## run a
==> flow/design.v (excerpt) <==
module cpu_8bit (
    input wire clk,
    input wire reset,
    input wire [7:0] data_in,
    output wire [7:0] data_out,
    output wire [7:0] address,
    output wire mem_write
);
Size: about 400 cells after synthesis, ~40 flip-flops, ~27 I/O pins, ~2800 um^2 of cells after synthesis.
==> flow/config.mk <==
export PLATFORM = sky130hd
export DESIGN_NAME = cpu_8bit
export DESIGN_NICKNAME = cpu_8bit
export VERILOG_FILES = /design/flow/design.v
export SDC_FILE = /design/flow/constraint.sdc
export NUM_CORES = 4
export LEC_CHECK = 0
export ABC_AREA = 1
export CAP_MARGIN = 20
export CORE_ASPECT_RATIO = 0.5
export CORE_MARGIN = 2
export CORE_UTILIZATION = 56
export CTS_CLUSTER_DIAMETER = 331
export CTS_CLUSTER_SIZE = 100
export GPL_TIMING_DRIVEN = 1
export MIN_ROUTING_LAYER = met1
export SETUP_SLACK_MARGIN = -0.25
export SLEW_MARGIN = 20
export TNS_END_PERCENT = 100
==> flow/constraint.sdc <==
create_clock -name core_clock -period 2.49 [get_ports {clk}]
set_input_delay 0.4980 -clock core_clock [delete_from_list [all_inputs] [get_ports {clk}]]
set_output_delay 0.4980 -clock core_clock [all_outputs]
set_load 0.01 [all_outputs]
run.sh (not shown) runs the stock make flow with config.mk's settings and CLKGATE_MAP_FILE=.
To summarise run a: no stage aborted, but the layout did not pass its checks, failing on negative setup slack.
The following lists how run b was set up differently from run a:
Settings: TNS_END_PERCENT no longer set, was 100; CTS_CLUSTER_DIAMETER now 75, was 331; CORE_UTILIZATION now 20, was 56; CTS_CLUSTER_SIZE now 16, was 100; CORE_ASPECT_RATIO no longer set, was 0.5.
Notes after the runs:
- Each of run a and run b falls short of a clean finish.
- Run b and run a ended up with nearly the same sequential power.
- Portion of total power attributed to the clock network in run b is 1.4 points above run a.
- Changes observed in run b relative to run a: delay of the slowest cell on the worst path shrank by 100 ps, share of the cycle needed by the critical path after routing shrank by 0.59 points, multi-input combinational cell area shrank by about 2.8%, non-filler instance count after layout grew by 21%.
- In terms of sequential power share, run a and run b differ only marginally.
- In run b the cell resize tally after clock tree synthesis turned out 1 higher than in run a.
- Diff run a -> run b: combinational share of power now smaller, total vias in the final route now smaller.

========
cpu_8bit again, from the RTL that the note above started with.
Settings: LEC_CHECK=0, CAP_MARGIN=30, CELL_PAD_IN_SITES_DETAIL_PLACEMENT=2, CELL_PAD_IN_SITES_GLOBAL_PLACEMENT=3, CORE_ASPECT_RATIO=0.97, CORE_MARGIN=10, CORE_UTILIZATION=68, CTS_CLUSTER_DIAMETER=256, GPL_ROUTABILITY_DRIVEN=1, GPL_TIMING_DRIVEN=0, MAX_ROUTING_LAYER=met4, SETUP_SLACK_MARGIN=1.11, SLEW_MARGIN=5, TNS_END_PERCENT=100; clock period 4.0 ns.
The baseline failed in global placement without I/O (GPL-0301).
==> next run, changes <==
CAP_MARGIN = 20   (was 30)
CELL_PAD_IN_SITES_DETAIL_PLACEMENT = unset   (was 2)
CELL_PAD_IN_SITES_GLOBAL_PLACEMENT = unset   (was 3)
CORE_ASPECT_RATIO = unset   (was 0.97)
CORE_MARGIN = 2   (was 10)
CORE_UTILIZATION = 60   (was 68)
CTS_CLUSTER_DIAMETER = 216   (was 256)
CTS_CLUSTER_SIZE = 100   (was unset)
GPL_ROUTABILITY_DRIVEN = unset   (was 1)
GPL_TIMING_DRIVEN = unset   (was 0)
MAX_ROUTING_LAYER = unset   (was met4)
SETUP_SLACK_MARGIN = unset   (was 1.11)
SLEW_MARGIN = 20   (was 5)
TNS_END_PERCENT = 15   (was 100)
The new run completed without violations.
Synthesized area stays the same.
Die area decreases by 26%.
Synthesized cell count stays the same.
==> next run, changes <==
CORE_UTILIZATION = 40   (was 60)
CTS_CLUSTER_DIAMETER = unset   (was 216)
CTS_CLUSTER_SIZE = unset   (was 100)
TNS_END_PERCENT = unset   (was 15)
=>
- The changed run completed without violations
- area after synthesis does not change
- routed wire length is higher by roughly a tenth
- power is higher slightly
==> next run, changes <==
CORE_ASPECT_RATIO = 1.62   (was unset)
SETUP_SLACK_MARGIN = 1.11   (was unset)
Result:
- The changed run finished with timing, DRC and antenna clean
- global-route usage went down by 0.26 points
- hold slack improves by 0.0053 ns
- total power went up by a few percent
- synthesized cell count stays the same
- setup slack improves by 0.37 ns
- sequential share of layout area went down by 0.39 points

========
## build 36
Starting RTL as in the previous note.
Settings: LEC_CHECK=0, CAP_MARGIN=20, CORE_MARGIN=2, CORE_UTILIZATION=29, SLEW_MARGIN=20; clock period 3.24 ns.
Build 36: full flow OK, the timing, design-rule and antenna checks passed
Input changes introduced in build 72 (baseline for comparison: build 36):
Settings: changing CORE_UTILIZATION from 29 to 62; changing the clock period (ns, I/O delays scaled along) from 3.24 to 5.85.
Findings:
Build 72 went all the way through synthesis, placement and routing and the layout is clean on timing, DRC and antenna. The lower cell-internal power of build 36 and build 72 is in build 72. As far as count of endpoints failing setup in the final report goes, build 36 and build 72 are indistinguishable; the numbers are identical. Between build 36 and build 72, the share of the clock period used by the worst path after layout is higher for build 36. Build 36 -> build 72: leakage power decreased by a few percent. In the final design statistics, build 72 uses fewer standard cells in total than build 36. Changes observed in build 72 relative to build 36: final worst hold slack moved down, critical path depth moved down, wire length of the first global-routing pass moved down. Build 72 vs build 36: number of nets at the end of the flow down by a few percent.
[inputs] build 95 vs build 72
Settings: setting ABC_AREA to 1 for the first time; changing CORE_UTILIZATION from 62 to 68; setting CTS_CLUSTER_SIZE to 98 for the first time.
Relative to build 72, peak supply drop has gone up in build 95.
Re slew at the pin closest to its max-slew limit: build 72 was higher than build 95.
On clock-cell share of area, build 95 and build 72 are basically level.
The internal power contribution number comes out lower for build 95 vs build 72.
Total detailed-routing wirelength: build 95 vs build 72 up about 3.7%
The inputs of build 44 differ from those of build 95 as listed below.
Settings: CAP_MARGIN: 20 -> 10; CTS_CLUSTER_SIZE: 98 -> unset; CORE_UTILIZATION: 68 -> 63; the clock period (ns, I/O delays scaled along): 5.85 -> 4.0.
==> results <==
Combinational power: build 44 > build 95
The clock skew after layout on build 95 is in line with that on build 44.
Portion of the clock cycle consumed by the worst path in the final layout came out higher on build 44 than on build 95.
The final critical-path setup slack in build 44 sits 1.47 ns below the value recorded for build 95.
Clock network fraction of total power: build 44 vs build 95 down 3.2 points
Looking at wire length, build 44 sits 200 um below build 95.
Every run (build 44 and build 95) finished clean.
Build 44 falls short of build 95 in internal power.
For build 89, these inputs were changed with respect to build 44:
Settings: putting TNS_END_PERCENT at 15 where nothing was set; clearing ABC_AREA, which used to be 1; putting CORE_ASPECT_RATIO at 0.5 where nothing was set; swapping 63 for 31 in CORE_UTILIZATION; swapping 10 for 20 in CAP_MARGIN; putting CTS_CLUSTER_DIAMETER at 216 where nothing was set; putting CTS_CLUSTER_SIZE at 100 where nothing was set.
==> comparison <==
- Per the comparison of build 89 with build 44, final RePlAce weighted congestion +6.3%; proportion of power drawn by combinational gates -6.0 points; synthesized cell count -98.
- The termination of the worst setup path comes out dp.carry in one run and address[3] in the other, namely in build 89 and build 44 respectively.
- Wire length on met1: build 89 higher than build 44
- Comparing build 89 and build 44, the higher portion of the layout cell area used by non-clock buffers was measured on build 89.
Power and IR drop assume default switching activity.
